Design mips, start of the top module:
module mips (
        input  wire        clk,
        input  wire        rst,
        input  wire [4:0]  ra3,
        input  wire [31:0] instr,
        input  wire [31:0] rd_dm,
        output wire        we_dm,
        output wire [31:0] pc_current,
        output wire [31:0] alu_out,
        output wire [31:0] wd_dm,
        output wire [31:0] rd3,
        output wire [31:0] wd_rf,
        output wire [4:0] rf_wa
    );
For scale: ~8700 cells after synthesis, ~1100 flip-flops, about 240 I/O pins, roughly 0.10 sq mm of cells after synthesis.
make LEC_CHECK=0 CAP_MARGIN=20 CELL_PAD_IN_SITES_GLOBAL_PLACEMENT=1 CORE_ASPECT_RATIO=1.12 CORE_MARGIN=2 CORE_UTILIZATION=63 GPL_TIMING_DRIVEN=1 MAX_ROUTING_LAYER=met4 PLACE_DENSITY=0.64 SETUP_SLACK_MARGIN=-1.07 SLEW_MARGIN=25 TNS_END_PERCENT=5 finish   # period 15.2 ns
run.sh (not shown) runs the stock make flow with config.mk's settings and CLKGATE_MAP_FILE=.
The first run died in global routing (5_1_grt).
Then changed:
Settings changed: CTS_CLUSTER_DIAMETER set to 97, PLACE_DENSITY 0.64 to unset, SETUP_SLACK_MARGIN -1.07 to 2.58.
Effect: The changed run failed in global routing (5_1_grt). Die size stays the same. Area after synthesis does not change. Synthesized cell count does not change.
Then changed:
Settings changed: CORE_UTILIZATION 63 to 65, CTS_CLUSTER_DIAMETER 97 to unset, PLACE_DENSITY set to 0.6, SETUP_SLACK_MARGIN 2.58 to -1.07.
What happened: The new run never finished: it broke off in global routing (5_1_grt) with ODB-0269; die area is lower by 3.0%; area after synthesis is unchanged; synthesized cell count is unchanged.
Then changed:
Settings changed: CELL_PAD_IN_SITES_GLOBAL_PLACEMENT 1 to 3, CORE_ASPECT_RATIO 1.12 to 1.82, CORE_MARGIN 2 to 7, CORE_UTILIZATION 65 to 60, GPL_ROUTABILITY_DRIVEN set to 0, GPL_TIMING_DRIVEN 1 to 0, HOLD_SLACK_MARGIN set to 0.25, PLACE_DENSITY 0.6 to unset, PLACE_DENSITY_LB_ADDON set to 0.21, SETUP_SLACK_MARGIN -1.07 to -0.54, SLEW_MARGIN 25 to 40.
=> With this change the flow died in global placement without I/O (3_1_place_gp_skip_io), error FLW-0024. Synthesized cell count stays the same. Area after synthesis is unchanged. Die size rose by 14%.


mips again, from the RTL that the note above started with.
make LEC_CHECK=0 CAP_MARGIN=10 CORE_MARGIN=2 CORE_UTILIZATION=72 CTS_CLUSTER_DIAMETER=358 CTS_CLUSTER_SIZE=23 MAX_ROUTING_LAYER=met4 PLACE_DENSITY=0.66 SETUP_SLACK_MARGIN=1.95 SLEW_MARGIN=20 finish   # period 12.5 ns
The baseline aborted during global routing.
Next try:
==> flow/config.mk (replaced) <==
export PLATFORM = sky130hd
export DESIGN_NAME = mips
export DESIGN_NICKNAME = mips
export VERILOG_FILES = /design/flow/design.v
export SDC_FILE = /design/flow/constraint.sdc
export NUM_CORES = 4
export LEC_CHECK = 0
export CAP_MARGIN = 20
export CORE_MARGIN = 2
export CORE_UTILIZATION = 58
export PLACE_DENSITY = 0.6
export SETUP_SLACK_MARGIN = -0.96
export SLEW_MARGIN = 20
==> flow/constraint.sdc (replaced) <==
create_clock -name core_clock -period 16.2 [get_ports {clk}]
set_input_delay 3.2400 -clock core_clock [delete_from_list [all_inputs] [get_ports {clk}]]
set_output_delay 3.2400 -clock core_clock [all_outputs]
set_load 0.01 [all_outputs]
What happened:
- The changed run reached the layout checks and failed them: negative setup slack
- die area increases by 24%
- area after synthesis does not change
- synthesized cell count is unchanged
Next try:
--- a/flow/config.mk
+++ b/flow/config.mk
@@ -9,5 +9,5 @@
 export CORE_MARGIN = 2
-export CORE_UTILIZATION = 58
-export PLACE_DENSITY = 0.6
-export SETUP_SLACK_MARGIN = -0.96
+export CORE_UTILIZATION = 55
+export PLACE_DENSITY = 0.43
+export SETUP_SLACK_MARGIN = 1.0
 export SLEW_MARGIN = 20
==> flow/constraint.sdc (replaced) <==
create_clock -name core_clock -period 18.5 [get_ports {clk}]
set_input_delay 3.7000 -clock core_clock [delete_from_list [all_inputs] [get_ports {clk}]]
set_output_delay 3.7000 -clock core_clock [all_outputs]
set_load 0.01 [all_outputs]
Result: This time the run ran to the end with no violations. Area after synthesis does not change. Critical path depth climbs by 6. Clock-buffer cell count climbs by 10. Cell count drops by 0.65%. Die area climbs by 5.4%. Wire length drops by 0.34%. Sequential cell count stays the same. Cell area drops by 0.51%. Global-route usage drops by 2.9 points.
